**flow/config.mk**
```make
export PLATFORM = sky130hd
export DESIGN_NAME = Temple
export DESIGN_NICKNAME = Temple
export VERILOG_FILES = /design/flow/design.v
export SDC_FILE = /design/flow/constraint.sdc
export NUM_CORES = 4
export LEC_CHECK = 0
export CAP_MARGIN = 20
export CORE_MARGIN = 2
export CORE_UTILIZATION = 70
export CTS_CLUSTER_SIZE = 55
export PLACE_DENSITY = 0.6
export SETUP_SLACK_MARGIN = 0.9
export SLEW_MARGIN = 20
```
**flow/constraint.sdc**
```tcl
create_clock -name core_clock -period 3.08 [get_ports {clk}]
set_input_delay 0.6160 -clock core_clock [delete_from_list [all_inputs] [get_ports {clk}]]
set_output_delay 0.6160 -clock core_clock [all_outputs]
set_load 0.01 [all_outputs]
```
**flow/design.v**
```verilog
`timescale 1ns / 1ns
`timescale 1ns / 1ns
module alu #(
    parameter DATA_WIDTH = 16
) (
    input [DATA_WIDTH-1:0] data_in1,
    data_in2,
    input [1:0] op,
    output reg [DATA_WIDTH-1:0] data_out,
    output [2:0] flag
);
  reg carry;
  wire zero, neg;
  wire [16:0] data_in1_add, data_in2_add;
  assign data_in1_add = data_in1;
  assign data_in2_add = data_in2;
  always @(*) begin
    case (op)
      2'b00: {carry, data_out} = {1'b0, ~(data_in1 | data_in2)};
      2'b01: {carry, data_out} = data_in1_add + data_in2_add;
      2'b10: {carry, data_out} = {1'b0, data_in1};
      2'b11: {carry, data_out} = {1'b0, (data_in2 >> 1)};
    endcase
  end
  assign zero = ~(|data_out);
  assign neg  = data_out[DATA_WIDTH-1];
  assign flag = {zero, neg, carry};
endmodule
`timescale 1ns / 1ns
module register #(
    parameter N = 16
) (
    input clk,
    rst,
    en,
    input [N-1:0] data_in,
    output reg [N-1:0] data_out
);
  always @(posedge clk, negedge rst) begin
    if (!rst) begin
      data_out <= 0;
    end else begin
      if (en) begin
        data_out <= data_in;
      end
    end
  end
endmodule
`timescale 1ns / 1ns
module registerfile #(
    parameter N = 16,
    M = 5
) (
    input clk,
    en,
    input [N-1:0] wr_data,
    input [M-1:0] addr,
    output [N-1:0] rd_data
);
  reg [N-1:0] mem[(2**M)-1:0];
  assign rd_data = (addr == 29) ? 0 : ( (addr == 30) ? 16'h1 : ( (addr == 31) ? 16'hffff : mem[addr]));
  always @(posedge clk) begin
    if (en) begin
      mem[addr] <= wr_data;
    end
  end
endmodule
`timescale 1ns / 1ns
 `timescale 1ns / 1ns
module state (
    input            clk,
    rst,
    input      [2:0] op,
    output reg [3:0] state,
    input      [2:0] flag
);
  reg [3:0] nextstate;
  reg       br;
  always @(*) begin
    case (state)
      4'b0000: begin
        if (op == 3'b000) begin
          nextstate = 4'b0001;
        end else if (op == 3'b001) begin
          nextstate = 4'b0010;
        end else if (op == 3'b010) begin
          nextstate = 4'b0011;
        end else if (op == 3'b011) begin
          nextstate = 4'b1010;
        end else if (op == 3'b100) begin
          nextstate = 4'b0100;
        end else if (op == 3'b101) begin
          nextstate = 4'b0101;
        end else if (op == 3'b110) begin
          nextstate = 4'b1000;
        end else nextstate = 4'b0111;
      end
      4'b0001: begin
        nextstate = 4'b1010;
      end
      4'b0010: nextstate = 4'b1010;
      4'b0011: nextstate = 4'b1010;
      4'b0100: nextstate = 4'b1010;
      4'b0101: nextstate = 4'b0110;
      4'b0110: nextstate = 4'b1010;
      4'b0111: nextstate = 4'b1010;
      4'b1000:
      if (br) nextstate = 4'b1001;
      else nextstate = 4'b1010;
      4'b1001: nextstate = 4'b0000;
      4'b1010: nextstate = 4'b0000;
      default: nextstate = 4'b0000;
    endcase   
  end
  always @(posedge clk, negedge rst) begin
    if (!rst) begin
      state <= 4'b0000;
    end else begin
      state <= nextstate;
    end
  end
  always @(*) begin
    case (op)
      3'h0: br = 0;
      3'h1: br = flag[0];
      3'h2: br = flag[1];
      3'h3: br = flag[1] | flag[0];
      3'h4: br = flag[2];
      3'h5: br = flag[2] | flag[0];
      3'h6: br = flag[2] | flag[1];
      3'h7: br = 1;
      default: br = 0;
    endcase   
  end   
endmodule   
`timescale 1ns / 1ns
 `timescale 1ns / 1ns
module decode (
    input [2:0] op,
    input [3:0] state,
    output reg [13:0] dec
);
  always @(*) begin
    case (state)
      4'b0000: begin
        if (op == 3'b110) begin
          dec = 14'b1_1_x_x_xx_xx_1_0_0_1_0_0;
        end else if (op == 3'b101) begin
          dec = 14'b1_1_x_x_xx_xx_1_0_0_0_0_0;
        end else if (op == 3'b011) begin
          dec = 14'bx_1_0_x_1x_xx_0_0_1_0_0_0;
        end else begin
          dec = 14'bx_1_x_x_xx_xx_0_0_0_1_0_0;
        end
      end
      4'b0001: dec = 14'bx_1_x_1_xx_00_0_1_0_0_1_0;
      4'b0010: dec = 14'bx_1_x_1_xx_01_0_1_0_0_1_0;
      4'b0011: dec = 14'bx_0_x_0_1x_xx_0_1_0_0_0_0;
      4'b0100: dec = 14'bx_0_x_x_xx_xx_0_0_0_0_0_1;
      4'b0101: dec = 14'b1_1_x_0_00_xx_1_1_0_0_0_0;
      4'b0110: dec = 14'b1_1_x_0_01_xx_0_1_0_0_0_0;
      4'b1000: dec = 14'bx_1_1_x_xx_xx_0_0_1_0_0_0;
      4'b1001: dec = 14'b0_1_x_x_xx_xx_1_0_0_0_0_0;
      4'b0111: dec = 14'bx_1_x_1_xx_11_0_1_0_0_1_0;
      4'b1011: dec = 14'bx_1_0_x_xx_xx_0_0_0_0_0_1;
      4'b1010: dec = 14'b1_1_x_x_xx_xx_1_0_0_0_0_0;
      default: dec = 14'b0;
    endcase
  end
endmodule
`timescale 1ns / 1ns
module Temple #(
    parameter ADDR_WIDTH = 16,
    parameter DATA_WIDTH = 16
) (
    input                   clk,
    rst,
    output [ADDR_WIDTH-1:0] addr,
    input  [          15:0] rd_data,
    output [          15:0] wr_data,
    output                  en
);
  wire [15:0] pc_sel_data, acc_sel_data, reg_sel_data, imm_sel_data;
  wire [15:0] pc_out, add_out, acc_out;
  wire [15:0] regfile_out, rf_out, alu_out;
  wire [2:0] flag_out, alu_flag;
  wire pc_sel, acc_sel, reg_sel, addr_sel;
  wire pc_en, acc_en, regfile_en, flag_en, rf_en;
  wire [1:0] imm_sel, alu_op;
  wire [ 2:0] op;
  wire [ 3:0] state;
  wire [13:0] dec;
  wire [ 4:0] regfile_addr;
  wire [ 7:0] half_imm_data;
  assign {pc_sel,addr_sel,reg_sel,acc_sel,imm_sel[1:0],alu_op[1:0],pc_en,acc_en,regfile_en,rf_en,flag_en,en} = dec;
  state statemachine (
      .clk(clk),
      .rst(rst),
      .op(op),
      .state(state),
      .flag(flag_out)
  );
  decode decode (
      .op(op),
      .state(state),
      .dec(dec)
  );
  register PC (
      .clk(clk),
      .rst(rst),
      .en(pc_en),
      .data_in(pc_sel_data),
      .data_out(pc_out)
  );
  register Acc (
      .clk(clk),
      .rst(rst),
      .en(acc_en),
      .data_in(acc_sel_data),
      .data_out(acc_out)
  );
  register #(
      .N(3)
  ) flag (
      .clk(clk),
      .rst(rst),
      .en(flag_en),
      .data_in(alu_flag),
      .data_out(flag_out)
  );
  register regi (
      .clk(clk),
      .rst(rst),
      .en(rf_en),
      .data_in(regfile_out),
      .data_out(rf_out)
  );
  alu alu (
      .data_in1(rf_out),
      .data_in2(acc_out),
      .op(alu_op),
      .data_out(alu_out),
      .flag(alu_flag)
  );
  registerfile regfile (
      .clk(clk),
      .en(regfile_en),
      .wr_data(reg_sel_data),
      .rd_data(regfile_out),
      .addr(regfile_addr)
  );
  assign pc_sel_data = (pc_sel) ? add_out : rf_out;
  assign add_out = pc_out + 16'h1;
  assign acc_sel_data = (acc_sel) ? alu_out : imm_sel_data;
  assign reg_sel_data = (reg_sel) ? add_out : acc_out;
  assign addr = addr_sel ? {pc_out[15:1], 1'b0} : {rf_out[15:1], 1'b0};
  assign wr_data = acc_out;
  assign op = (pc_out[0]) ? rd_data[15:13] : rd_data[7:5];
  assign regfile_addr = (pc_out[0]) ? rd_data[12:8] : rd_data[4:0];
  assign half_imm_data = (pc_out[0]) ? rd_data[15:8] : rd_data[7:0];
  assign imm_sel_data = (imm_sel[1]) ? rd_data[15:0] : ( (imm_sel[0]) ? {half_imm_data, acc_out[7:0]} : {acc_out[15:8], half_imm_data});
endmodule   
```
**flow/run.sh**
```bash
#!/bin/bash
# the make line also repeats each setting of config.mk as NAME=value (left out here)
make -C /OpenROAD-flow-scripts/flow DESIGN_CONFIG=/design/flow/config.mk WORK_HOME=/design/flow/orfs CLKGATE_MAP_FILE= finish
```
==> impl_metrics.xml, run 1 <==
<?xml version="1.0" encoding="UTF-8"?>
<metrics>
  <group name="logic_synthesis">
    <metric name="synth-edff-count" unit="">498</metric>
    <metric name="synth_adder_area_share" unit="%">1.80</metric>
    <metric name="ys_seq_elements" unit="">560</metric>
    <metric name="ys_sh_aoi" unit="%">7.75</metric>
    <metric name="synthDistinctLibCells" unit="">71</metric>
    <metric name="synth.cell_area" unit="um^2">24100</metric>
    <metric name="top_logic_kind" unit="">multiplexers</metric>
    <metric name="synth-simple-area-share" unit="%">6.76</metric>
    <metric name="post_synth_mux_area_share" unit="%">11.9</metric>
    <metric name="netlist_top_cells_area" unit="">sky130_fd_sc_hd__edfxtp_1 (62%), sky130_fd_sc_hd__mux4_2 (11%), sky130_fd_sc_hd__dfrtp_1 (6.3%)</metric>
    <metric name="ys_cells" unit="">1505</metric>
    <metric name="yosysChipArea" unit="um^2">24100</metric>
    <metric name="asr_flop_ratio_synth" unit="%">11.1</metric>
    <metric name="synth_top_flop_cell" unit="">sky130_fd_sc_hd__edfxtp_1</metric>
    <metric name="net_count_after_synthesis" unit="">1557</metric>
    <metric name="synthesis.area_per_instance" unit="um^2">16.0</metric>
    <metric name="post_synth_most_frequent_cells" unit="">sky130_fd_sc_hd__edfxtp_1 (498), sky130_fd_sc_hd__mux4_2 (115), sky130_fd_sc_hd__nand2_1 (108)</metric>
    <metric name="synth-xor-area-share" unit="%">0.655</metric>
    <metric name="yosysSeqAreaShare" unit="%">68.6</metric>
    <metric name="top_cell" unit="">sky130_fd_sc_hd__edfxtp_1</metric>
    <metric name="synth_area_leader_cell" unit="">sky130_fd_sc_hd__edfxtp_1</metric>
    <metric name="synth-warning-count" unit="">6</metric>
    <metric name="synth_largest_type_area_fraction" unit="%">62.2</metric>
    <metric name="syn_inst" unit="">1505</metric>
  </group>
  <group name="floorplan">
    <metric name="chipWidth" unit="um">189</metric>
    <metric name="num_io_pins" unit="">51</metric>
    <metric name="core-area" unit="um^2">33700</metric>
    <metric name="fp_util" unit="%">71.4</metric>
    <metric name="design.die.area" unit="um^2">35900</metric>
    <metric name="floorplan.rows" unit="">67</metric>
    <metric name="fp.dieH" unit="um">189</metric>
  </group>
  <group name="clock_tree">
    <metric name="htree_levels" unit="">2</metric>
    <metric name="cts_num_sinks" unit="">560</metric>
    <metric name="cts_hold_buf" unit="">0</metric>
    <metric name="numCtsBuffers" unit="">52</metric>
    <metric name="clock_path_buffers" unit="">3</metric>
    <metric name="cts_root_buf" unit="">sky130_fd_sc_hd__clkbuf_16</metric>
  </group>
  <group name="grt">
    <metric name="globalRouteOverflowTotal" unit="">1466</metric>
    <metric name="groute.usage.overall" unit="%">96.0</metric>
  </group>
  <group name="outcome">
    <metric name="result_of_the_run" unit="">did not finish</metric>
    <metric name="first-error" unit="">[ERROR GRT-0232] Routing congestion too high. Check the congestion heatmap in the GUI.</metric>
    <metric name="stop_stage" unit="">5_1_grt</metric>
  </group>
  <group name="placement">
    <metric name="gp_congestion" unit="">0.987</metric>
    <metric name="io_buffer_count" unit="">49</metric>
    <metric name="dp.cells" unit="">2090</metric>
    <metric name="dp_hpwl" unit="mm">44.9</metric>
  </group>
</metrics>
## metal layers
layer  track usage, %  GRT overflow
met1             92.7            87
met2              108           817
met3             85.8            88
met4              101           462
met5             68.8            12
## through the flow
| step | instance area (um^2) | TNS [ns] | worst slack [ns] | hold WS [ns] | util [%] |
|---|---|---|---|---|---|
| CTS | 30100 | 0 | 0.0919 | 0.0346 | 89.3 |
| detailed placement | 26800 | -2.37 | -0.310 | 0.479 | 79.6 |
| global placement | 26800 | -1.82 | -0.261 | 0.438 | 79.6 |
| floorplan | 24400 | 0 | 0.511 | 0.320 | - |
## repair_timing
| item | 4_1_cts |
|---|---|
| gates cloned | 17 |
| gates resized | 234 |
| endpoints found under the setup margin | 799 |
| setup buffers | 62 |
| pin swaps | 42 |
==> run 2, diff against run 1 <==
Settings changed: ABC_AREA set to 0, CAP_MARGIN 20 to 5, CELL_PAD_IN_SITES_GLOBAL_PLACEMENT set to 1, CORE_ASPECT_RATIO set to 0.81, CORE_UTILIZATION 70 to 39, CTS_CLUSTER_SIZE 55 to unset, GPL_ROUTABILITY_DRIVEN set to 0, MIN_ROUTING_LAYER set to met2, PLACE_DENSITY 0.6 to unset, PLACE_DENSITY_LB_ADDON set to 0.09, SETUP_SLACK_MARGIN 0.9 to unset, SLEW_MARGIN 20 to 35, TNS_END_PERCENT set to 10.
Clock period 3.08 ns to 6.35 ns, I/O delays scaled along.
==> run 2 against run 1 <==
Compared with the run above:
- the run now finishes clean
- synthesized cell count unchanged
- area after synthesis unchanged
- die area rose by 78%
==> impl_metrics.xml, run 2 <==
<?xml version="1.0" encoding="UTF-8"?>
<metrics>
  <group name="placement">
    <metric name="post-place-ws" unit="ns">1.55</metric>
    <metric name="io_buffer_count" unit="">49</metric>
    <metric name="dp_hpwl" unit="mm">46.1</metric>
  </group>
  <group name="power">
    <metric name="seqPwrFrac" unit="%">39.9</metric>
    <metric name="max-vdd-ir-drop" unit="uV">248</metric>
    <metric name="largestPowerGroup" unit="">sequential cells</metric>
    <metric name="comb_power" unit="W">0.00433</metric>
    <metric name="clkPwrFrac" unit="%">26.0</metric>
    <metric name="power.clock.total" unit="W">0.00331</metric>
    <metric name="power_density" unit="nW/um^2">460</metric>
    <metric name="switching_component_of_the_power" unit="W">0.00473</metric>
    <metric name="seq_cell_power" unit="W">0.00508</metric>
    <metric name="cellLeakagePower" unit="nW">9.16</metric>
    <metric name="power.share.switching" unit="%">37.2</metric>
    <metric name="cellInternalPower" unit="W">0.00799</metric>
    <metric name="power_frac_comb" unit="%">34.1</metric>
  </group>
  <group name="critical_path">
    <metric name="crit_path_end" unit="">addr[1]</metric>
    <metric name="critical_path_class" unit="">reg -&gt; out</metric>
    <metric name="critical-path-slowest-cell" unit="">sky130_fd_sc_hd__o21ai_0</metric>
    <metric name="critPathMaxStageDelay" unit="ns">0.85</metric>
    <metric name="worstPathCellList" unit="">or3_1 -&gt; nor2_1 -&gt; nand3_2 -&gt; o21ai_0 -&gt; clkdlybuf4s50_1</metric>
    <metric name="count_of_buffering_cells_on_the_critical_path_with_inverters_included" unit="">1</metric>
    <metric name="r2r_path_end" unit="">regi.data_out[11]</metric>
    <metric name="cp_top_family" unit="">simple AND/OR/NAND/NOR gates</metric>
    <metric name="timing.critical_path.depth" unit="">5</metric>
    <metric name="rr_worst_depth" unit="">7</metric>
    <metric name="setup.reg_to_reg.worst_slack" unit="ns">2.63</metric>
    <metric name="critical_path.max_fanout" unit="">30</metric>
    <metric name="critical_path.startpoint" unit="">statemachine.state[3]</metric>
    <metric name="cp_data_arrival_time" unit="ns">4.22</metric>
    <metric name="worst_ep_required_time" unit="ns">5.08</metric>
    <metric name="critical_path.startpoint_type" unit="">flop</metric>
    <metric name="rr_startpoint" unit="">PC.data_out[0]</metric>
    <metric name="worst_setup_path_end_kind" unit="">output pin</metric>
  </group>
  <group name="sta">
    <metric name="timing_max_transition_violations_final" unit="">0</metric>
    <metric name="finalCritPeriodShare" unit="%">86.5</metric>
    <metric name="fmax" unit="MHz">182</metric>
    <metric name="final_worst_path_period_need" unit="ns">5.49</metric>
    <metric name="grt_setup_unrepaired" unit="">false</metric>
    <metric name="minimum_setup_slack_in_the_final_design" unit="ns">0.859</metric>
    <metric name="setup_violations" unit="">0</metric>
    <metric name="hold_violation_count_in_the_final_report" unit="">0</metric>
    <metric name="worst_slew_pin_slew" unit="ns">0.941</metric>
    <metric name="worst_slew_margin_rel" unit="%">36.8</metric>
    <metric name="fin_setup_tns" unit="ns">0</metric>
    <metric name="timing.clock.skew" unit="ns">0.0512</metric>
  </group>
  <group name="floorplan">
    <metric name="fp_util" unit="%">39.6</metric>
    <metric name="design.die.area" unit="um^2">63700</metric>
    <metric name="core-area" unit="um^2">60700</metric>
    <metric name="fp.dieH" unit="um">227</metric>
    <metric name="chipWidth" unit="um">280</metric>
    <metric name="floorplan.rows" unit="">81</metric>
    <metric name="num_io_pins" unit="">51</metric>
  </group>
  <group name="logic_synthesis">
    <metric name="syn_inst" unit="">1505</metric>
    <metric name="post_synth_mux_area_share" unit="%">11.9</metric>
    <metric name="synthDistinctLibCells" unit="">71</metric>
    <metric name="synth_largest_type_area_fraction" unit="%">62.2</metric>
    <metric name="yosysSeqAreaShare" unit="%">68.6</metric>
    <metric name="synthesis.area_per_instance" unit="um^2">16.0</metric>
    <metric name="asr_flop_ratio_synth" unit="%">11.1</metric>
    <metric name="synth_top_flop_cell" unit="">sky130_fd_sc_hd__edfxtp_1</metric>
    <metric name="yosysChipArea" unit="um^2">24100</metric>
    <metric name="ys_cells" unit="">1505</metric>
    <metric name="synth-xor-area-share" unit="%">0.655</metric>
    <metric name="ys_seq_elements" unit="">560</metric>
    <metric name="synth-simple-area-share" unit="%">6.76</metric>
    <metric name="synth-edff-count" unit="">498</metric>
    <metric name="post_synth_most_frequent_cells" unit="">sky130_fd_sc_hd__edfxtp_1 (498), sky130_fd_sc_hd__mux4_2 (115), sky130_fd_sc_hd__nand2_1 (108)</metric>
    <metric name="synth_area_leader_cell" unit="">sky130_fd_sc_hd__edfxtp_1</metric>
    <metric name="netlist_top_cells_area" unit="">sky130_fd_sc_hd__edfxtp_1 (62%), sky130_fd_sc_hd__mux4_2 (11%), sky130_fd_sc_hd__dfrtp_1 (6.3%)</metric>
    <metric name="top_cell" unit="">sky130_fd_sc_hd__edfxtp_1</metric>
    <metric name="net_count_after_synthesis" unit="">1557</metric>
    <metric name="ys_sh_aoi" unit="%">7.75</metric>
    <metric name="synth.cell_area" unit="um^2">24100</metric>
    <metric name="synth-warning-count" unit="">6</metric>
    <metric name="top_logic_kind" unit="">multiplexers</metric>
    <metric name="synth_adder_area_share" unit="%">1.80</metric>
  </group>
  <group name="final_layout">
    <metric name="flow.area_growth_from_synthesis" unit="%">14.9</metric>
    <metric name="nets" unit="">1657</metric>
    <metric name="final_core_util" unit="%">45.5</metric>
  </group>
  <group name="detailed_routing">
    <metric name="dr.pass1.iters" unit="">11</metric>
    <metric name="remaining_antenna_violation_count" unit="">0</metric>
    <metric name="route.detailed.vias_per_inst" unit="">7.65</metric>
    <metric name="route.detailed.wl_per_inst" unit="um">29.8</metric>
    <metric name="vias" unit="">18700</metric>
    <metric name="wl" unit="mm">72.8</metric>
    <metric name="drt_first_iter_violations" unit="">2993</metric>
    <metric name="route.detailed.drc" unit="">0</metric>
  </group>
  <group name="clock_tree">
    <metric name="cts_num_sinks" unit="">560</metric>
    <metric name="clock_path_buffers" unit="">3</metric>
    <metric name="clk_pin_slew_worst_paths" unit="ns">0.07</metric>
    <metric name="htree_levels" unit="">2</metric>
    <metric name="tritoncts_clock_tree" unit="">yes</metric>
    <metric name="cts_hold_buf" unit="">0</metric>
    <metric name="cts.repair_timing.setup_buffer_count" unit="">0</metric>
    <metric name="numCtsBuffers" unit="">56</metric>
    <metric name="clock_insertion_delay_worst_skew" unit="ns">0.67</metric>
    <metric name="number_of_cells_upsized_or_downsized_after_cts" unit="">0</metric>
    <metric name="cts_root_buf" unit="">sky130_fd_sc_hd__clkbuf_16</metric>
  </group>
  <group name="grt">
    <metric name="pin_count_of_the_biggest_net_entering_global_routing" unit="">73</metric>
    <metric name="wire_length_of_the_first_global_routing_pass" unit="mm">105</metric>
    <metric name="globalRouteOverflowTotal" unit="">0</metric>
    <metric name="first_global_vias" unit="">21200</metric>
    <metric name="number_of_antenna_violations_at_the_first_check_in_global_routing" unit="">0</metric>
    <metric name="groute.usage.overall" unit="%">34.4</metric>
  </group>
  <group name="outcome">
    <metric name="result_of_the_run" unit="">finished clean</metric>
  </group>
  <group name="min_path">
    <metric name="holdCritPathClass" unit="">reg -&gt; reg</metric>
    <metric name="worst_hold_path.num_cells" unit="">1</metric>
    <metric name="worst_hold_path.endpoint" unit="">statemachine.state[0]</metric>
    <metric name="min-delay-start" unit="">statemachine.state[7]</metric>
  </group>
  <group name="flow_run">
    <metric name="drv.max_cap_violation_count" unit="">0</metric>
    <metric name="total_number_of_warnings_across_the_stage_logs" unit="">43</metric>
  </group>
</metrics>
-- run 2: metrics by stage --
| step | cells | power, W | instance area, um^2 | hold WS [ns] |
|---|---|---|---|---|
| 2_1_floorplan | 1505 | 0.00744 | 24100 | 0.433 |
| 3_3_place_gp | 2330 | 0.00918 | 25700 | 0.458 |
| 5_1_grt | 2438 | 0.0132 | 27600 | 0.527 |
| 4_1_cts | 2435 | 0.0125 | 27500 | 0.466 |
| 6_report | 2447 | 0.0127 | 27600 | 0.468 |
| 3_5_place_dp | 2332 | 0.00923 | 25800 | 0.450 |
-- run 2: per-layer routing --
| layer | up-vias | global-route usage (%) | part of all wire (%) |
|---|---|---|---|
| li1 | 6117 | - | - |
| met1 | 6372 | - | 0 |
| met2 | 5764 | 38.4 | 48 |
| met3 | 439 | 49.5 | 45 |
| met4 | 26 | 5.69 | 5.6 |
| met5 | - | 11.2 | 1.0 |
-- run 2: final cells by class --
class | count | area [um^2]
Antenna cell | 9 | 22.5
Clock buffer | 68 | 1450
Clock inverter | 35 | 334
Fill cell | 5246 | 33100
Inverter | 38 | 143
Multi-Input combinational cell | 826 | 7120
Sequential cell | 560 | 16500
Tap cell | 788 | 986
Timing Repair Buffer | 123 | 1080
==> run 3, diff against run 2 <==
Settings changed: ABC_AREA 0 to unset, CAP_MARGIN 5 to 20, CELL_PAD_IN_SITES_GLOBAL_PLACEMENT 1 to unset, CORE_ASPECT_RATIO 0.81 to unset, CORE_UTILIZATION 39 to 40, CTS_CLUSTER_SIZE set to 80, GPL_ROUTABILITY_DRIVEN 0 to unset, MIN_ROUTING_LAYER met2 to unset, PLACE_DENSITY_LB_ADDON 0.09 to 0.19, SLEW_MARGIN 35 to 20, TNS_END_PERCENT 10 to unset.
Clock period 6.35 ns to 7.0 ns, I/O delays scaled along.
==> run 3 against run 2 <==
Compared with the run above:
- hold slack lost 0.0083 ns
- utilization grew 1.0 points
- count of clock-buffer cells in the layout grew 4
- critical endpoint is now addr[15]
- area after synthesis is the same
- wire length shrank 8.5%
- clock skew shrank 0.014 ns
- sequential cell count is the same
- register-to-register slack gained 0.57 ns
- final cell count shrank 0.86%
- worst setup slack gained 1.2 ns
- sequential power shrank about 10%
==> impl_metrics.xml, run 3 <==
<?xml version="1.0" encoding="UTF-8"?>
<metrics>
  <group name="critical_path">
    <metric name="worstPathCellList" unit="">or3_1 -&gt; nor2_1 -&gt; nand3_1 -&gt; buf_4 -&gt; o21ai_0 -&gt; clkdlybuf4s50_1</metric>
    <metric name="worst_setup_path_end_kind" unit="">output pin</metric>
    <metric name="critical_path.startpoint" unit="">statemachine.state[10]</metric>
    <metric name="count_of_buffering_cells_on_the_critical_path_with_inverters_included" unit="">2</metric>
    <metric name="critical_path.max_fanout" unit="">30</metric>
    <metric name="critical_path_class" unit="">reg -&gt; out</metric>
    <metric name="r2r_path_end" unit="">regi.data_out[2]</metric>
    <metric name="cp_data_arrival_time" unit="ns">3.54</metric>
    <metric name="rr_worst_depth" unit="">8</metric>
    <metric name="cp_top_family" unit="">simple AND/OR/NAND/NOR gates</metric>
    <metric name="critical-path-slowest-cell" unit="">sky130_fd_sc_hd__or3_1</metric>
    <metric name="setup.reg_to_reg.worst_slack" unit="ns">3.20</metric>
    <metric name="critPathMaxStageDelay" unit="ns">0.71</metric>
    <metric name="worst_ep_required_time" unit="ns">5.60</metric>
    <metric name="rr_startpoint" unit="">PC.data_out[0]</metric>
    <metric name="crit_path_end" unit="">addr[15]</metric>
    <metric name="timing.critical_path.depth" unit="">6</metric>
    <metric name="critical_path.startpoint_type" unit="">flop</metric>
  </group>
  <group name="floorplan">
    <metric name="design.die.area" unit="um^2">62100</metric>
    <metric name="floorplan.rows" unit="">89</metric>
    <metric name="core-area" unit="um^2">59200</metric>
    <metric name="fp_util" unit="%">40.6</metric>
    <metric name="chipWidth" unit="um">249</metric>
    <metric name="fp.dieH" unit="um">249</metric>
    <metric name="num_io_pins" unit="">51</metric>
  </group>
  <group name="power">
    <metric name="power_density" unit="nW/um^2">405</metric>
    <metric name="cellLeakagePower" unit="nW">9.18</metric>
    <metric name="power.clock.total" unit="W">0.00295</metric>
    <metric name="max-vdd-ir-drop" unit="uV">221</metric>
    <metric name="seq_cell_power" unit="W">0.00456</metric>
    <metric name="cellInternalPower" unit="W">0.00726</metric>
    <metric name="clkPwrFrac" unit="%">26.4</metric>
    <metric name="seqPwrFrac" unit="%">40.9</metric>
    <metric name="switching_component_of_the_power" unit="W">0.00391</metric>
    <metric name="power_frac_comb" unit="%">32.7</metric>
    <metric name="power.share.switching" unit="%">35.0</metric>
    <metric name="comb_power" unit="W">0.00365</metric>
    <metric name="largestPowerGroup" unit="">sequential cells</metric>
  </group>
  <group name="logic_synthesis">
    <metric name="synthDistinctLibCells" unit="">71</metric>
    <metric name="yosysChipArea" unit="um^2">24100</metric>
    <metric name="synth-warning-count" unit="">6</metric>
    <metric name="synth_top_flop_cell" unit="">sky130_fd_sc_hd__edfxtp_1</metric>
    <metric name="synth-xor-area-share" unit="%">0.655</metric>
    <metric name="synth.cell_area" unit="um^2">24100</metric>
    <metric name="yosysSeqAreaShare" unit="%">68.6</metric>
    <metric name="synthesis.area_per_instance" unit="um^2">16.0</metric>
    <metric name="ys_seq_elements" unit="">560</metric>
    <metric name="asr_flop_ratio_synth" unit="%">11.1</metric>
    <metric name="synth_largest_type_area_fraction" unit="%">62.2</metric>
    <metric name="top_logic_kind" unit="">multiplexers</metric>
    <metric name="ys_cells" unit="">1505</metric>
    <metric name="synth-simple-area-share" unit="%">6.76</metric>
    <metric name="synth_area_leader_cell" unit="">sky130_fd_sc_hd__edfxtp_1</metric>
    <metric name="net_count_after_synthesis" unit="">1557</metric>
    <metric name="syn_inst" unit="">1505</metric>
    <metric name="post_synth_most_frequent_cells" unit="">sky130_fd_sc_hd__edfxtp_1 (498), sky130_fd_sc_hd__mux4_2 (115), sky130_fd_sc_hd__nand2_1 (108)</metric>
    <metric name="netlist_top_cells_area" unit="">sky130_fd_sc_hd__edfxtp_1 (62%), sky130_fd_sc_hd__mux4_2 (11%), sky130_fd_sc_hd__dfrtp_1 (6.3%)</metric>
    <metric name="ys_sh_aoi" unit="%">7.75</metric>
    <metric name="synth-edff-count" unit="">498</metric>
    <metric name="post_synth_mux_area_share" unit="%">11.9</metric>
    <metric name="top_cell" unit="">sky130_fd_sc_hd__edfxtp_1</metric>
    <metric name="synth_adder_area_share" unit="%">1.80</metric>
  </group>
  <group name="clock_tree">
    <metric name="tritoncts_clock_tree" unit="">yes</metric>
    <metric name="cts.repair_timing.setup_buffer_count" unit="">0</metric>
    <metric name="clock_path_buffers" unit="">3</metric>
    <metric name="cts_root_buf" unit="">sky130_fd_sc_hd__clkbuf_16</metric>
    <metric name="cts_hold_buf" unit="">0</metric>
    <metric name="clock_insertion_delay_worst_skew" unit="ns">0.64</metric>
    <metric name="numCtsBuffers" unit="">57</metric>
    <metric name="htree_levels" unit="">2</metric>
    <metric name="number_of_cells_upsized_or_downsized_after_cts" unit="">0</metric>
    <metric name="clk_pin_slew_worst_paths" unit="ns">0.06</metric>
    <metric name="cts_num_sinks" unit="">560</metric>
  </group>
  <group name="outcome">
    <metric name="result_of_the_run" unit="">finished clean</metric>
  </group>
  <group name="placement">
    <metric name="post_dp_cell_area" unit="um^2">25700</metric>
    <metric name="io_buffer_count" unit="">49</metric>
    <metric name="gp_congestion" unit="">0.871</metric>
    <metric name="dp_hpwl" unit="mm">42.2</metric>
    <metric name="post-place-ws" unit="ns">2.26</metric>
  </group>
  <group name="min_path">
    <metric name="min-delay-start" unit="">statemachine.state[7]</metric>
    <metric name="holdCritPathClass" unit="">reg -&gt; reg</metric>
    <metric name="worst_hold_path.num_cells" unit="">1</metric>
    <metric name="worst_hold_path.endpoint" unit="">statemachine.state[0]</metric>
  </group>
  <group name="sta">
    <metric name="minimum_setup_slack_in_the_final_design" unit="ns">2.06</metric>
    <metric name="grt_setup_unrepaired" unit="">false</metric>
    <metric name="fmax" unit="MHz">202</metric>
    <metric name="fin_setup_tns" unit="ns">0</metric>
    <metric name="setup_violations" unit="">0</metric>
    <metric name="hold_violation_count_in_the_final_report" unit="">0</metric>
    <metric name="timing.clock.skew" unit="ns">0.0370</metric>
    <metric name="timing_max_transition_violations_final" unit="">0</metric>
    <metric name="whs" unit="ns">0.459</metric>
    <metric name="worst_slew_margin_rel" unit="%">30.5</metric>
    <metric name="final_worst_path_period_need" unit="ns">4.94</metric>
    <metric name="worst_slew_pin_slew" unit="ns">1.04</metric>
    <metric name="finalCritPeriodShare" unit="%">70.6</metric>
  </group>
  <group name="final_layout">
    <metric name="fillers" unit="">5090</metric>
    <metric name="final_core_util" unit="%">46.6</metric>
    <metric name="ff_latch_area" unit="um^2">16500</metric>
    <metric name="final_cell_area" unit="um^2">27600</metric>
    <metric name="multi_input_comb_area" unit="um^2">7070</metric>
    <metric name="flow.area_growth_from_synthesis" unit="%">14.7</metric>
    <metric name="nets" unit="">1656</metric>
  </group>
  <group name="flow_run">
    <metric name="drv.max_cap_violation_count" unit="">0</metric>
    <metric name="total_number_of_warnings_across_the_stage_logs" unit="">42</metric>
  </group>
  <group name="grt">
    <metric name="wire_length_of_the_first_global_routing_pass" unit="mm">97.6</metric>
    <metric name="groute.usage.overall" unit="%">21.4</metric>
    <metric name="first_global_vias" unit="">14000</metric>
    <metric name="number_of_antenna_violations_at_the_first_check_in_global_routing" unit="">0</metric>
    <metric name="globalRouteOverflowTotal" unit="">0</metric>
    <metric name="pin_count_of_the_biggest_net_entering_global_routing" unit="">76</metric>
  </group>
  <group name="detailed_routing">
    <metric name="drt_first_iter_violations" unit="">1406</metric>
    <metric name="remaining_antenna_violation_count" unit="">0</metric>
    <metric name="dr.pass1.iters" unit="">5</metric>
    <metric name="route.detailed.wl_per_inst" unit="um">27.5</metric>
    <metric name="wl" unit="mm">66.6</metric>
    <metric name="route.detailed.vias_per_inst" unit="">5.81</metric>
    <metric name="route.detailed.drc" unit="">0</metric>
    <metric name="vias" unit="">14100</metric>
  </group>
</metrics>
[run 3: final cells by class]
class | count | share of cell area [%]
Antenna cell | 1 | 0.00907
Clock buffer | 72 | 5.59
Clock inverter | 35 | 1.04
Inverter | 38 | 0.517
Multi-Input combinational cell | 826 | 25.6
Sequential cell | 560 | 59.9
Tap cell | 773 | 3.51
Timing Repair Buffer | 121 | 3.83
[run 3: through the flow]
| step | std cells | power [W] |
|---|---|---|
| after floorplan | 1505 | 0.00675 |
| after global placement | 2316 | 0.00822 |
| after detailed placement | 2316 | 0.00828 |
| after CTS | 2423 | 0.0112 |
| after global routing | 2425 | 0.0117 |
| final | 2426 | 0.0112 |
[run 3: routing by layer]
metal  GRT usage [%]  vias to the layer above  wire length (um)
met5               0                        -                 0
met4            6.04                        0              1590
met3            2.79                       90              3580
met2            35.5                      470             32600
met1            29.8                     7399             28800
li1                -                     6131                 -
==> run 4, diff against run 3 <==
Settings changed: CAP_MARGIN 20 to 40, CORE_UTILIZATION 40 to 70, CTS_CLUSTER_SIZE 80 to 24, PLACE_DENSITY_LB_ADDON 0.19 to unset, SETUP_SLACK_MARGIN set to 0.49.
Clock period 7.0 ns to 3.1 ns, I/O delays scaled along.
==> run 4 against run 3 <==
Compared with the run above:
- the run now fails in 5_1_grt
- synthesized cell count unchanged
- die area shrank 42%
- area after synthesis did not move
==> impl_metrics.xml, run 4 <==
<?xml version="1.0" encoding="UTF-8"?>
<metrics>
  <group name="outcome">
    <metric name="result_of_the_run" unit="">did not finish</metric>
    <metric name="stop_stage" unit="">5_1_grt</metric>
    <metric name="first-error" unit="">[ERROR GRT-0232] Routing congestion too high. Check the congestion heatmap in the GUI.</metric>
  </group>
  <group name="logic_synthesis">
    <metric name="netlist_top_cells_area" unit="">sky130_fd_sc_hd__edfxtp_1 (62%), sky130_fd_sc_hd__mux4_2 (11%), sky130_fd_sc_hd__dfrtp_1 (6.3%)</metric>
    <metric name="synth_adder_area_share" unit="%">1.80</metric>
    <metric name="synthesis.area_per_instance" unit="um^2">16.0</metric>
    <metric name="synth-xor-area-share" unit="%">0.655</metric>
    <metric name="syn_inst" unit="">1505</metric>
    <metric name="synth_largest_type_area_fraction" unit="%">62.2</metric>
    <metric name="synth.cell_area" unit="um^2">24100</metric>
    <metric name="ys_cells" unit="">1505</metric>
    <metric name="top_logic_kind" unit="">multiplexers</metric>
    <metric name="yosysSeqAreaShare" unit="%">68.6</metric>
    <metric name="synth-simple-area-share" unit="%">6.76</metric>
    <metric name="net_count_after_synthesis" unit="">1557</metric>
    <metric name="synth_area_leader_cell" unit="">sky130_fd_sc_hd__edfxtp_1</metric>
    <metric name="ys_seq_elements" unit="">560</metric>
    <metric name="post_synth_most_frequent_cells" unit="">sky130_fd_sc_hd__edfxtp_1 (498), sky130_fd_sc_hd__mux4_2 (115), sky130_fd_sc_hd__nand2_1 (108)</metric>
    <metric name="synth-edff-count" unit="">498</metric>
    <metric name="synth_top_flop_cell" unit="">sky130_fd_sc_hd__edfxtp_1</metric>
    <metric name="top_cell" unit="">sky130_fd_sc_hd__edfxtp_1</metric>
    <metric name="post_synth_mux_area_share" unit="%">11.9</metric>
    <metric name="synthDistinctLibCells" unit="">71</metric>
    <metric name="synth-warning-count" unit="">6</metric>
    <metric name="asr_flop_ratio_synth" unit="%">11.1</metric>
    <metric name="yosysChipArea" unit="um^2">24100</metric>
    <metric name="ys_sh_aoi" unit="%">7.75</metric>
  </group>
  <group name="floorplan">
    <metric name="chipWidth" unit="um">189</metric>
    <metric name="design.die.area" unit="um^2">35900</metric>
    <metric name="fp.dieH" unit="um">189</metric>
    <metric name="core-area" unit="um^2">33700</metric>
    <metric name="floorplan.rows" unit="">67</metric>
    <metric name="num_io_pins" unit="">51</metric>
    <metric name="fp_util" unit="%">71.4</metric>
  </group>
  <group name="clock_tree">
    <metric name="cts_root_buf" unit="">sky130_fd_sc_hd__clkbuf_16</metric>
    <metric name="clock_path_buffers" unit="">3</metric>
    <metric name="numCtsBuffers" unit="">52</metric>
    <metric name="cts_num_sinks" unit="">560</metric>
    <metric name="htree_levels" unit="">2</metric>
  </group>
  <group name="grt">
    <metric name="globalRouteOverflowTotal" unit="">2195</metric>
    <metric name="groute.usage.overall" unit="%">101</metric>
  </group>
  <group name="placement">
    <metric name="post_dp_cell_area" unit="um^2">27000</metric>
    <metric name="gp_congestion" unit="">1.09</metric>
    <metric name="io_buffer_count" unit="">49</metric>
    <metric name="dp_hpwl" unit="mm">46.6</metric>
  </group>
</metrics>
==> run 4: stage by stage <==
step / setup WS (ns) / setup TNS, ns / std cells
detailed placement: -0.490 / -2.90 / 2135
floorplan: 0.338 / 0 / 1505
CTS: 0.101 / 0 / 2295
global placement: -0.460 / -2.00 / 2131
==> run 4: layer usage <==
| metal | track usage [%] | GRT overflow |
|---|---|---|
| met5 | 75.1 | 18 |
| met4 | 108 | 579 |
| met3 | 89.0 | 128 |
| met2 | 115 | 1338 |
| met1 | 94.8 | 132 |
==> run 4: repair_timing <==
action | in CTS
pin swaps | 48
resized | 193
hold buffers | 0
setup endpoints to repair | 577
cloned | 4
buffers inserted | 58
==> run 5, diff against run 4 <==
Settings changed: ABC_AREA set to 0, CAP_MARGIN 40 to 5, CORE_ASPECT_RATIO set to 0.92, CORE_UTILIZATION 70 to 50, CTS_CLUSTER_SIZE 24 to unset, GPL_ROUTABILITY_DRIVEN set to 0, MIN_ROUTING_LAYER set to met1, PLACE_DENSITY set to 0.54, SETUP_SLACK_MARGIN 0.49 to unset, SLEW_MARGIN 20 to 25, TNS_END_PERCENT set to 10.
Clock period 3.1 ns to 5.67 ns, I/O delays scaled along.
==> run 5 against run 4 <==
Compared with the run above:
- the run now finishes clean
- die area grew 39%
- synthesized cell count unchanged
- area after synthesis did not move
==> impl_metrics.xml, run 5 <==
<?xml version="1.0" encoding="UTF-8"?>
<metrics>
  <group name="power">
    <metric name="switching_component_of_the_power" unit="W">0.00474</metric>
    <metric name="seq_cell_power" unit="W">0.00564</metric>
    <metric name="power.clock.total" unit="W">0.00353</metric>
    <metric name="max-vdd-ir-drop" unit="uV">281</metric>
    <metric name="cellLeakagePower" unit="nW">9.10</metric>
    <metric name="power.share.switching" unit="%">34.7</metric>
    <metric name="power_density" unit="nW/um^2">500</metric>
    <metric name="clkPwrFrac" unit="%">25.9</metric>
    <metric name="largestPowerGroup" unit="">sequential cells</metric>
    <metric name="comb_power" unit="W">0.00446</metric>
    <metric name="seqPwrFrac" unit="%">41.4</metric>
    <metric name="cellInternalPower" unit="W">0.00890</metric>
    <metric name="power_frac_comb" unit="%">32.7</metric>
  </group>
  <group name="detailed_routing">
    <metric name="dr.pass1.iters" unit="">5</metric>
    <metric name="remaining_antenna_violation_count" unit="">0</metric>
    <metric name="route.detailed.vias_per_inst" unit="">6.21</metric>
    <metric name="n_antenna_cell" unit="">0</metric>
    <metric name="wl" unit="mm">66.1</metric>
    <metric name="drt_first_iter_violations" unit="">1469</metric>
    <metric name="route.detailed.drc" unit="">0</metric>
    <metric name="route.detailed.wl_per_inst" unit="um">29.0</metric>
    <metric name="vias" unit="">14200</metric>
  </group>
  <group name="logic_synthesis">
    <metric name="synth-xor-area-share" unit="%">0.655</metric>
    <metric name="synth_adder_area_share" unit="%">1.80</metric>
    <metric name="ys_cells" unit="">1505</metric>
    <metric name="synth-warning-count" unit="">6</metric>
    <metric name="synthesis.area_per_instance" unit="um^2">16.0</metric>
    <metric name="syn_inst" unit="">1505</metric>
    <metric name="synth_area_leader_cell" unit="">sky130_fd_sc_hd__edfxtp_1</metric>
    <metric name="synth-edff-count" unit="">498</metric>
    <metric name="asr_flop_ratio_synth" unit="%">11.1</metric>
    <metric name="top_cell" unit="">sky130_fd_sc_hd__edfxtp_1</metric>
    <metric name="net_count_after_synthesis" unit="">1557</metric>
    <metric name="post_synth_most_frequent_cells" unit="">sky130_fd_sc_hd__edfxtp_1 (498), sky130_fd_sc_hd__mux4_2 (115), sky130_fd_sc_hd__nand2_1 (108)</metric>
    <metric name="synth-simple-area-share" unit="%">6.76</metric>
    <metric name="netlist_top_cells_area" unit="">sky130_fd_sc_hd__edfxtp_1 (62%), sky130_fd_sc_hd__mux4_2 (11%), sky130_fd_sc_hd__dfrtp_1 (6.3%)</metric>
    <metric name="post_synth_mux_area_share" unit="%">11.9</metric>
    <metric name="yosysChipArea" unit="um^2">24100</metric>
    <metric name="ys_seq_elements" unit="">560</metric>
    <metric name="ys_sh_aoi" unit="%">7.75</metric>
    <metric name="synth_largest_type_area_fraction" unit="%">62.2</metric>
    <metric name="synth_top_flop_cell" unit="">sky130_fd_sc_hd__edfxtp_1</metric>
    <metric name="yosysSeqAreaShare" unit="%">68.6</metric>
    <metric name="top_logic_kind" unit="">multiplexers</metric>
    <metric name="synthDistinctLibCells" unit="">71</metric>
    <metric name="synth.cell_area" unit="um^2">24100</metric>
  </group>
  <group name="grt">
    <metric name="wire_length_of_the_first_global_routing_pass" unit="mm">97.4</metric>
    <metric name="globalRouteOverflowTotal" unit="">0</metric>
    <metric name="first_global_vias" unit="">14000</metric>
    <metric name="groute.usage.overall" unit="%">27.1</metric>
    <metric name="number_of_antenna_violations_at_the_first_check_in_global_routing" unit="">3</metric>
    <metric name="pin_count_of_the_biggest_net_entering_global_routing" unit="">86</metric>
  </group>
  <group name="critical_path">
    <metric name="cp_top_family" unit="">simple AND/OR/NAND/NOR gates</metric>
    <metric name="critPathMaxStageDelay" unit="ns">0.70</metric>
    <metric name="rr_worst_depth" unit="">7</metric>
    <metric name="critical_path_class" unit="">reg -&gt; out</metric>
    <metric name="worst_ep_required_time" unit="ns">4.54</metric>
    <metric name="critical_path.startpoint" unit="">statemachine.state[10]</metric>
    <metric name="worst_setup_path_end_kind" unit="">output pin</metric>
    <metric name="count_of_buffering_cells_on_the_critical_path_with_inverters_included" unit="">1</metric>
    <metric name="setup.reg_to_reg.worst_slack" unit="ns">1.39</metric>
    <metric name="critical-path-slowest-cell" unit="">sky130_fd_sc_hd__or3_1</metric>
    <metric name="crit_path_end" unit="">addr[3]</metric>
    <metric name="worstPathCellList" unit="">or3_1 -&gt; nor2_1 -&gt; nand3_1 -&gt; o21ai_0 -&gt; clkdlybuf4s50_1</metric>
    <metric name="critical_path.max_fanout" unit="">30</metric>
    <metric name="r2r_path_end" unit="">regi.data_out[2]</metric>
    <metric name="cp_data_arrival_time" unit="ns">3.95</metric>
    <metric name="timing.critical_path.depth" unit="">5</metric>
    <metric name="critical_path.startpoint_type" unit="">flop</metric>
    <metric name="rr_startpoint" unit="">PC.data_out[0]</metric>
  </group>
  <group name="sta">
    <metric name="timing_max_transition_violations_final" unit="">0</metric>
    <metric name="timing.clock.skew" unit="ns">0.0521</metric>
    <metric name="setup_violations" unit="">0</metric>
    <metric name="worst_slew_pin_slew" unit="ns">1.05</metric>
    <metric name="grt_setup_unrepaired" unit="">false</metric>
    <metric name="fmax" unit="MHz">197</metric>
    <metric name="whs" unit="ns">0.470</metric>
    <metric name="final_worst_path_period_need" unit="ns">5.09</metric>
    <metric name="fin_setup_tns" unit="ns">0</metric>
    <metric name="finalCritPeriodShare" unit="%">89.7</metric>
    <metric name="worst_slew_margin_rel" unit="%">28.5</metric>
    <metric name="hold_violation_count_in_the_final_report" unit="">0</metric>
  </group>
  <group name="min_path">
    <metric name="min-delay-start" unit="">statemachine.state[7]</metric>
    <metric name="worst_hold_path.endpoint" unit="">statemachine.state[0]</metric>
    <metric name="worst_hold_path.num_cells" unit="">1</metric>
    <metric name="holdCritPathClass" unit="">reg -&gt; reg</metric>
  </group>
  <group name="placement">
    <metric name="dp_hpwl" unit="mm">42.3</metric>
    <metric name="dp.cells" unit="">2175</metric>
    <metric name="io_buffer_count" unit="">49</metric>
  </group>
  <group name="floorplan">
    <metric name="fp.dieH" unit="um">214</metric>
    <metric name="num_io_pins" unit="">51</metric>
    <metric name="chipWidth" unit="um">233</metric>
    <metric name="floorplan.rows" unit="">77</metric>
    <metric name="core-area" unit="um^2">47800</metric>
    <metric name="fp_util" unit="%">50.3</metric>
    <metric name="design.die.area" unit="um^2">49900</metric>
  </group>
  <group name="flow_run">
    <metric name="total_number_of_warnings_across_the_stage_logs" unit="">42</metric>
    <metric name="drv.max_cap_violation_count" unit="">0</metric>
  </group>
  <group name="clock_tree">
    <metric name="cts.repair_timing.setup_buffer_count" unit="">0</metric>
    <metric name="htree_levels" unit="">2</metric>
    <metric name="numCtsBuffers" unit="">56</metric>
    <metric name="clk_pin_slew_worst_paths" unit="ns">0.06</metric>
    <metric name="tritoncts_clock_tree" unit="">yes</metric>
    <metric name="clock_insertion_delay_worst_skew" unit="ns">0.63</metric>
    <metric name="number_of_cells_upsized_or_downsized_after_cts" unit="">0</metric>
    <metric name="cts_root_buf" unit="">sky130_fd_sc_hd__clkbuf_16</metric>
    <metric name="cts_num_sinks" unit="">560</metric>
    <metric name="clock_path_buffers" unit="">3</metric>
    <metric name="cts_hold_buf" unit="">0</metric>
  </group>
  <group name="outcome">
    <metric name="result_of_the_run" unit="">finished clean</metric>
  </group>
  <group name="final_layout">
    <metric name="flow.area_growth_from_synthesis" unit="%">13.4</metric>
    <metric name="nets" unit="">1653</metric>
    <metric name="final_core_util" unit="%">57.1</metric>
    <metric name="fin_cells" unit="">2280</metric>
  </group>
</metrics>
[run 5: final cells by class]
cell class	count	area, um^2
Timing Repair Buffer	119	1020
Multi-Input combinational cell	826	7080
Inverter	38	143
Sequential cell	560	16500
Clock inverter	29	236
Clock buffer	76	1510
Fill cell	3776	20500
Tap cell	632	791
[run 5: metal layers]
layer,track usage (%),up-vias,share of wire [%]
met2,41.4,538,46
li1,-,6131,-
met1,40.4,7395,44
met3,4.57,100,6.7
met4,7.73,0,2.7
met5,0,-,0
[run 5: metrics by stage]
| stage | instance area, um^2 | power (W) | setup slack, ns |
|---|---|---|---|
| after detailed placement | 25500 | 0.0102 | 0.868 |
| after global placement | 25500 | 0.0101 | 0.863 |
| after global routing | 27300 | 0.0143 | 0.335 |
| after CTS | 27300 | 0.0137 | 0.595 |
| final | 27300 | 0.0136 | 0.585 |
| after floorplan | 24100 | 0.00833 | 2.39 |
==> run 6, diff against run 5 <==
Settings changed: CORE_UTILIZATION 50 to 72, CTS_CLUSTER_SIZE set to 27, PLACE_DENSITY 0.54 to unset, PLACE_DENSITY_LB_ADDON set to 0.0.
Clock period 5.67 ns to 3.11 ns, I/O delays scaled along.
==> run 6 against run 5 <==
Compared with the run above:
- highest routed layer is now met5
- the layout now fails its checks (setup timing)
- die area decreased by 30%
- largest cell class unchanged
- sequential power grew 77%
- area after synthesis stayed put
==> impl_metrics.xml, run 6 <==
<?xml version="1.0" encoding="UTF-8"?>
<metrics>
  <group name="detailed_routing">
    <metric name="route.detailed.wl_per_inst" unit="um">33.6</metric>
    <metric name="vias" unit="">16100</metric>
    <metric name="wl" unit="mm">73.2</metric>
    <metric name="drt_first_iter_violations" unit="">2662</metric>
    <metric name="route.detailed.drc" unit="">0</metric>
    <metric name="dr.pass1.iters" unit="">7</metric>
    <metric name="route.detailed.vias_per_inst" unit="">7.40</metric>
    <metric name="remaining_antenna_violation_count" unit="">0</metric>
  </group>
  <group name="critical_path">
    <metric name="critical-path-slowest-cell" unit="">sky130_fd_sc_hd__a22oi_1</metric>
    <metric name="crit_path_end" unit="">regi.data_out[12]</metric>
    <metric name="cp_data_arrival_time" unit="ns">3.65</metric>
    <metric name="worst_setup_path_end_kind" unit="">flop</metric>
    <metric name="critical_path_class" unit="">reg -&gt; reg</metric>
    <metric name="rr_startpoint" unit="">PC.data_out[0]</metric>
    <metric name="critical_path.startpoint_type" unit="">flop</metric>
    <metric name="setup.reg_to_reg.worst_slack" unit="ns">-0.08</metric>
    <metric name="worst_ep_required_time" unit="ns">3.56</metric>
    <metric name="count_of_buffering_cells_on_the_critical_path_with_inverters_included" unit="">3</metric>
    <metric name="r2r_path_end" unit="">regi.data_out[12]</metric>
    <metric name="cp_top_family" unit="">multiplexers</metric>
    <metric name="timing.critical_path.depth" unit="">8</metric>
    <metric name="critPathMaxStageDelay" unit="ns">0.55</metric>
    <metric name="rr_worst_depth" unit="">8</metric>
    <metric name="critical_path.most_common_cell" unit="">sky130_fd_sc_hd__buf_12</metric>
    <metric name="critical_path.max_fanout" unit="">19</metric>
    <metric name="worstPathCellList" unit="">buf_12 -&gt; mux2_8 -&gt; buf_12 -&gt; buf_4 -&gt; mux4_2 -&gt; a22oi_1 -&gt; and4_1 -&gt; o21ai_1</metric>
    <metric name="critical_path.startpoint" unit="">PC.data_out[0]</metric>
  </group>
  <group name="logic_synthesis">
    <metric name="ys_cells" unit="">1505</metric>
    <metric name="ys_seq_elements" unit="">560</metric>
    <metric name="synth.cell_area" unit="um^2">24100</metric>
    <metric name="syn_inst" unit="">1505</metric>
    <metric name="synth_area_leader_cell" unit="">sky130_fd_sc_hd__edfxtp_1</metric>
    <metric name="ys_sh_aoi" unit="%">7.75</metric>
    <metric name="synth-warning-count" unit="">6</metric>
    <metric name="top_logic_kind" unit="">multiplexers</metric>
    <metric name="yosysChipArea" unit="um^2">24100</metric>
    <metric name="synthDistinctLibCells" unit="">71</metric>
    <metric name="post_synth_most_frequent_cells" unit="">sky130_fd_sc_hd__edfxtp_1 (498), sky130_fd_sc_hd__mux4_2 (115), sky130_fd_sc_hd__nand2_1 (108)</metric>
    <metric name="synth_top_flop_cell" unit="">sky130_fd_sc_hd__edfxtp_1</metric>
    <metric name="synth_adder_area_share" unit="%">1.80</metric>
    <metric name="netlist_top_cells_area" unit="">sky130_fd_sc_hd__edfxtp_1 (62%), sky130_fd_sc_hd__mux4_2 (11%), sky130_fd_sc_hd__dfrtp_1 (6.3%)</metric>
    <metric name="synth-xor-area-share" unit="%">0.655</metric>
    <metric name="asr_flop_ratio_synth" unit="%">11.1</metric>
    <metric name="synth-edff-count" unit="">498</metric>
    <metric name="top_cell" unit="">sky130_fd_sc_hd__edfxtp_1</metric>
    <metric name="net_count_after_synthesis" unit="">1557</metric>
    <metric name="post_synth_mux_area_share" unit="%">11.9</metric>
    <metric name="synth_largest_type_area_fraction" unit="%">62.2</metric>
    <metric name="synth-simple-area-share" unit="%">6.76</metric>
    <metric name="synthesis.area_per_instance" unit="um^2">16.0</metric>
    <metric name="yosysSeqAreaShare" unit="%">68.6</metric>
  </group>
  <group name="floorplan">
    <metric name="design.die.area" unit="um^2">34900</metric>
    <metric name="chipWidth" unit="um">195</metric>
    <metric name="core-area" unit="um^2">33100</metric>
    <metric name="num_io_pins" unit="">51</metric>
    <metric name="fp_util" unit="%">72.7</metric>
    <metric name="fp.dieH" unit="um">179</metric>
    <metric name="floorplan.rows" unit="">64</metric>
  </group>
  <group name="sta">
    <metric name="minimum_setup_slack_in_the_final_design" unit="ns">-0.0813</metric>
    <metric name="timing_max_transition_violations_final" unit="">0</metric>
    <metric name="final_worst_path_period_need" unit="ns">3.19</metric>
    <metric name="hold_violation_count_in_the_final_report" unit="">0</metric>
    <metric name="timing.clock.skew" unit="ns">0.0477</metric>
    <metric name="fmax" unit="MHz">313</metric>
    <metric name="worst_slew_pin_slew" unit="ns">1.19</metric>
    <metric name="setup_violations" unit="">4</metric>
    <metric name="grt_setup_unrepaired" unit="">false</metric>
    <metric name="worst_slew_margin_rel" unit="%">19.8</metric>
    <metric name="finalCritPeriodShare" unit="%">103</metric>
  </group>
  <group name="power">
    <metric name="clkPwrFrac" unit="%">24.1</metric>
    <metric name="design_power_total" unit="W">0.0258</metric>
    <metric name="largestPowerGroup" unit="">sequential cells</metric>
    <metric name="switching_component_of_the_power" unit="W">0.00931</metric>
    <metric name="max-vdd-ir-drop" unit="uV">853</metric>
    <metric name="seq_cell_power" unit="W">0.0100</metric>
    <metric name="seqPwrFrac" unit="%">38.9</metric>
    <metric name="cellLeakagePower" unit="nW">9.72</metric>
    <metric name="comb_power" unit="W">0.00955</metric>
    <metric name="power_frac_comb" unit="%">37.0</metric>
    <metric name="power_density" unit="nW/um^2">917</metric>
    <metric name="power.share.switching" unit="%">36.0</metric>
    <metric name="cellInternalPower" unit="W">0.0165</metric>
    <metric name="power.clock.total" unit="W">0.00623</metric>
  </group>
  <group name="clock_tree">
    <metric name="clock_insertion_delay_worst_skew" unit="ns">0.61</metric>
    <metric name="numCtsBuffers" unit="">52</metric>
    <metric name="clk_pin_slew_worst_paths" unit="ns">0.06</metric>
    <metric name="tritoncts_clock_tree" unit="">yes</metric>
    <metric name="htree_levels" unit="">2</metric>
    <metric name="cts_num_sinks" unit="">560</metric>
    <metric name="cts_root_buf" unit="">sky130_fd_sc_hd__clkbuf_16</metric>
    <metric name="clock_path_buffers" unit="">3</metric>
  </group>
  <group name="grt">
    <metric name="wire_length_of_the_first_global_routing_pass" unit="mm">106</metric>
    <metric name="first_global_vias" unit="">15700</metric>
    <metric name="number_of_antenna_violations_at_the_first_check_in_global_routing" unit="">7</metric>
    <metric name="globalRouteOverflowTotal" unit="">0</metric>
    <metric name="groute.usage.overall" unit="%">43.2</metric>
    <metric name="pin_count_of_the_biggest_net_entering_global_routing" unit="">46</metric>
  </group>
  <group name="min_path">
    <metric name="holdCritPathClass" unit="">in -&gt; async</metric>
  </group>
  <group name="final_layout">
    <metric name="nets" unit="">1751</metric>
    <metric name="flow.area_growth_from_synthesis" unit="%">17.1</metric>
    <metric name="final_core_util" unit="%">85.2</metric>
    <metric name="fillers" unit="">1404</metric>
    <metric name="fin_cells" unit="">2176</metric>
  </group>
  <group name="flow_run">
    <metric name="total_number_of_warnings_across_the_stage_logs" unit="">43</metric>
    <metric name="drv.max_cap_violation_count" unit="">0</metric>
  </group>
  <group name="placement">
    <metric name="post-place-ws" unit="ns">-0.296</metric>
    <metric name="dp_hpwl" unit="mm">42.8</metric>
    <metric name="io_buffer_count" unit="">49</metric>
    <metric name="dp.cells" unit="">2074</metric>
  </group>
  <group name="outcome">
    <metric name="result_of_the_run" unit="">failed layout checks</metric>
    <metric name="so.violations" unit="">setup timing</metric>
  </group>
</metrics>
run 6: routing by layer:
metal	vias up	track usage [%]	part of all wire, %
li1	6333	-	-
met1	7781	55.6	33
met2	1598	66.2	46
met3	371	13.2	14
met4	12	26.1	7.4
met5	-	0	0.11
run 6: final cells by class:
type / instances / area [um^2] / area share (%)
clock inverter: 33 / 283 / 1.00
antenna: 5 / 12.5 / 0.0444
multi-input combinational: 826 / 7100 / 25.2
inverter: 38 / 143 / 0.507
sequential: 560 / 16500 / 58.6
tap: 429 / 537 / 1.91
timing repair buffer: 221 / 2220 / 7.88
clock buffer: 64 / 1360 / 4.82
run 6: per-stage QoR:
| stage | cell area [um^2] | hold WS (ns) | setup TNS, ns |
|---|---|---|---|
| floorplan | 24100 | 0.326 | -1.24 |
| detailed placement | 26500 | 0.453 | -6.66 |
| global placement | 26500 | 0.451 | -1.73 |
| global route | 28200 | 0.113 | 0 |
| CTS | 28100 | 0.0624 | 0 |
| finish | 28200 | 0.0565 | -0.107 |
run 6: timing repair:
| item | 4_1_cts | 5_1_grt |
|---|---|---|
| cloned | 0 | 0 |
| buffers inserted | 0 | 0 |
| hold buffers | 0 | 0 |
| setup endpoints to repair | 16 | 59 |
| gates resized | 33 | 7 |
==> run 7, diff against run 6 <==
Settings changed: ABC_AREA 0 to unset, CAP_MARGIN 5 to 20, CORE_ASPECT_RATIO 0.92 to 0.93, CORE_UTILIZATION 72 to 40, CTS_CLUSTER_SIZE 27 to unset, GPL_ROUTABILITY_DRIVEN 0 to unset, GPL_TIMING_DRIVEN set to 1, MIN_ROUTING_LAYER met1 to met2, PLACE_DENSITY set to 0.6, PLACE_DENSITY_LB_ADDON 0.0 to unset, SLEW_MARGIN 25 to 20, TNS_END_PERCENT 10 to unset.
Clock period 3.11 ns to 7.86 ns, I/O delays scaled along.
==> run 7 against run 6 <==
Compared with the run above:
- the run now finishes clean
- count of clock-buffer cells in the layout increased by 14
- largest power group unchanged
- sequential power fell by 59%
- sequential cell count stayed put
- sequential share of layout area up 1.4 points
- critical path type is now reg -> out
- cell area fell by 2.3%
- die area rose by 78%
- area after synthesis did not move
- critical path depth fell by 3
==> impl_metrics.xml, run 7 <==
<?xml version="1.0" encoding="UTF-8"?>
<metrics>
  <group name="critical_path">
    <metric name="rr_worst_depth" unit="">9</metric>
    <metric name="r2r_path_end" unit="">regi.data_out[13]</metric>
    <metric name="critical-path-slowest-cell" unit="">sky130_fd_sc_hd__or3_1</metric>
    <metric name="critPathMaxStageDelay" unit="ns">0.66</metric>
    <metric name="worst_setup_path_end_kind" unit="">output pin</metric>
    <metric name="cp_data_arrival_time" unit="ns">3.56</metric>
    <metric name="timing.critical_path.depth" unit="">5</metric>
    <metric name="rr_startpoint" unit="">PC.data_out[0]</metric>
    <metric name="worst_ep_required_time" unit="ns">6.29</metric>
    <metric name="crit_path_end" unit="">addr[4]</metric>
    <metric name="worstPathCellList" unit="">or3_1 -&gt; nor2_1 -&gt; nand3_2 -&gt; o21ai_0 -&gt; clkdlybuf4s50_1</metric>
    <metric name="critical_path.startpoint_type" unit="">flop</metric>
    <metric name="critical_path_class" unit="">reg -&gt; out</metric>
    <metric name="critical_path.startpoint" unit="">statemachine.state[3]</metric>
    <metric name="cp_top_family" unit="">simple AND/OR/NAND/NOR gates</metric>
    <metric name="count_of_buffering_cells_on_the_critical_path_with_inverters_included" unit="">1</metric>
  </group>
  <group name="power">
    <metric name="cellInternalPower" unit="W">0.00640</metric>
    <metric name="power.clock.total" unit="W">0.00260</metric>
    <metric name="max-vdd-ir-drop" unit="uV">210</metric>
    <metric name="comb_power" unit="W">0.00338</metric>
    <metric name="switching_component_of_the_power" unit="W">0.00367</metric>
    <metric name="power_density" unit="nW/um^2">366</metric>
    <metric name="seqPwrFrac" unit="%">40.6</metric>
    <metric name="power_frac_comb" unit="%">33.6</metric>
    <metric name="cellLeakagePower" unit="nW">9.10</metric>
    <metric name="power.share.switching" unit="%">36.4</metric>
    <metric name="seq_cell_power" unit="W">0.00409</metric>
  </group>
  <group name="grt">
    <metric name="grt_use_met2" unit="%">37.2</metric>
    <metric name="met1_capacity_usage_during_global_routing" unit="%">0</metric>
    <metric name="groute.usage.overall" unit="%">32.2</metric>
    <metric name="use_met3" unit="%">43.1</metric>
    <metric name="number_of_antenna_violations_at_the_first_check_in_global_routing" unit="">0</metric>
    <metric name="gr-max-usage-layer" unit="">met3</metric>
    <metric name="wire_length_of_the_first_global_routing_pass" unit="mm">97.4</metric>
    <metric name="globalRouteOverflowTotal" unit="">0</metric>
    <metric name="first_global_vias" unit="">20400</metric>
    <metric name="pin_count_of_the_biggest_net_entering_global_routing" unit="">83</metric>
  </group>
  <group name="logic_synthesis">
    <metric name="synth.cell_area" unit="um^2">24100</metric>
    <metric name="asr_flop_ratio_synth" unit="%">11.1</metric>
    <metric name="synth_adder_area_share" unit="%">1.80</metric>
    <metric name="yosysSeqAreaShare" unit="%">68.6</metric>
    <metric name="synth_top_flop_cell" unit="">sky130_fd_sc_hd__edfxtp_1</metric>
    <metric name="synthesis.area_per_instance" unit="um^2">16.0</metric>
    <metric name="synth-warning-count" unit="">6</metric>
    <metric name="synth-simple-area-share" unit="%">6.76</metric>
    <metric name="yosysChipArea" unit="um^2">24100</metric>
    <metric name="net_count_after_synthesis" unit="">1557</metric>
    <metric name="synth-xor-area-share" unit="%">0.655</metric>
    <metric name="post_synth_mux_area_share" unit="%">11.9</metric>
    <metric name="ys_seq_elements" unit="">560</metric>
    <metric name="top_cell" unit="">sky130_fd_sc_hd__edfxtp_1</metric>
    <metric name="synth_area_leader_cell" unit="">sky130_fd_sc_hd__edfxtp_1</metric>
    <metric name="netlist_top_cells_area" unit="">sky130_fd_sc_hd__edfxtp_1 (62%), sky130_fd_sc_hd__mux4_2 (11%), sky130_fd_sc_hd__dfrtp_1 (6.3%)</metric>
    <metric name="synth-edff-count" unit="">498</metric>
    <metric name="synthDistinctLibCells" unit="">71</metric>
    <metric name="synth_largest_type_area_fraction" unit="%">62.2</metric>
    <metric name="top_logic_kind" unit="">multiplexers</metric>
    <metric name="post_synth_most_frequent_cells" unit="">sky130_fd_sc_hd__edfxtp_1 (498), sky130_fd_sc_hd__mux4_2 (115), sky130_fd_sc_hd__nand2_1 (108)</metric>
    <metric name="ys_sh_aoi" unit="%">7.75</metric>
  </group>
  <group name="clock_tree">
    <metric name="cts.repair_timing.setup_buffer_count" unit="">0</metric>
    <metric name="number_of_cells_upsized_or_downsized_after_cts" unit="">0</metric>
    <metric name="htree_levels" unit="">2</metric>
    <metric name="cts_num_sinks" unit="">560</metric>
    <metric name="cts_hold_buf" unit="">0</metric>
    <metric name="clk_pin_slew_worst_paths" unit="ns">0.07</metric>
    <metric name="clock_path_buffers" unit="">3</metric>
    <metric name="cts_root_buf" unit="">sky130_fd_sc_hd__clkbuf_16</metric>
  </group>
  <group name="floorplan">
    <metric name="chipWidth" unit="um">258</metric>
    <metric name="num_io_pins" unit="">51</metric>
    <metric name="fp_util" unit="%">40.5</metric>
    <metric name="design.die.area" unit="um^2">62100</metric>
    <metric name="fp.dieH" unit="um">240</metric>
    <metric name="floorplan.rows" unit="">86</metric>
  </group>
  <group name="sta">
    <metric name="hold_violation_count_in_the_final_report" unit="">0</metric>
    <metric name="fin_setup_tns" unit="ns">0</metric>
    <metric name="worst_slew_margin_rel" unit="%">24.2</metric>
    <metric name="worst_slew_pin_slew" unit="ns">1.13</metric>
    <metric name="finalCritPeriodShare" unit="%">65.3</metric>
    <metric name="final_worst_path_period_need" unit="ns">5.13</metric>
    <metric name="timing.clock.skew" unit="ns">0.0320</metric>
    <metric name="setup_violations" unit="">0</metric>
  </group>
  <group name="placement">
    <metric name="post_dp_cell_area" unit="um^2">25700</metric>
    <metric name="dp_hpwl" unit="mm">40.7</metric>
    <metric name="gp_congestion" unit="">0.987</metric>
    <metric name="post-place-ws" unit="ns">2.70</metric>
  </group>
  <group name="final_layout">
    <metric name="final_cell_area" unit="um^2">27500</metric>
    <metric name="nets" unit="">1652</metric>
    <metric name="flow.area_growth_from_synthesis" unit="%">14.3</metric>
  </group>
  <group name="min_path">
    <metric name="min-delay-start" unit="">statemachine.state[7]</metric>
    <metric name="worst_hold_path.endpoint" unit="">statemachine.state[0]</metric>
    <metric name="holdCritPathClass" unit="">reg -&gt; reg</metric>
    <metric name="worst_hold_path.num_cells" unit="">1</metric>
  </group>
  <group name="detailed_routing">
    <metric name="wl" unit="mm">66.5</metric>
    <metric name="route.detailed.vias_per_inst" unit="">7.58</metric>
    <metric name="route.detailed.drc" unit="">0</metric>
    <metric name="drt_first_iter_violations" unit="">3876</metric>
    <metric name="route.detailed.wl_per_inst" unit="um">27.2</metric>
    <metric name="dr.pass1.iters" unit="">13</metric>
    <metric name="vias" unit="">18500</metric>
  </group>
  <group name="flow_run">
    <metric name="total_number_of_warnings_across_the_stage_logs" unit="">42</metric>
    <metric name="drv.max_cap_violation_count" unit="">0</metric>
  </group>
  <group name="outcome">
    <metric name="result_of_the_run" unit="">finished clean</metric>
  </group>
</metrics>
## run 7: metrics by stage
stage / util [%] / instances / total power [W] / hold WS, ns
after floorplan: - / 1505 / 0.00601 / 0.433
after global placement: 43.2 / 2330 / 0.00728 / 0.458
after detailed placement: 43.3 / 2331 / 0.00732 / 0.456
after CTS: 46.2 / 2435 / 0.00987 / 0.469
after global routing: 46.3 / 2437 / 0.0105 / 0.495
final: 46.3 / 2446 / 0.0101 / 0.485
## run 7: metal layers
metal	vias up	share of wire, %
met4	24	8.7
met2	5492	48
li1	6104	-
met1	6353	0
met5	-	1.0
met3	558	42
## run 7: final cells by class
type	instances	area [um^2]
clock inverter	26	198
timing repair buffer	117	1000
sequential	560	16500
inverter	38	143
antenna	9	22.5
fill	5143	31900
multi-input combinational	826	7090
tap	792	991
clock buffer	78	1560
Power is estimated from default activity; no workload was simulated.
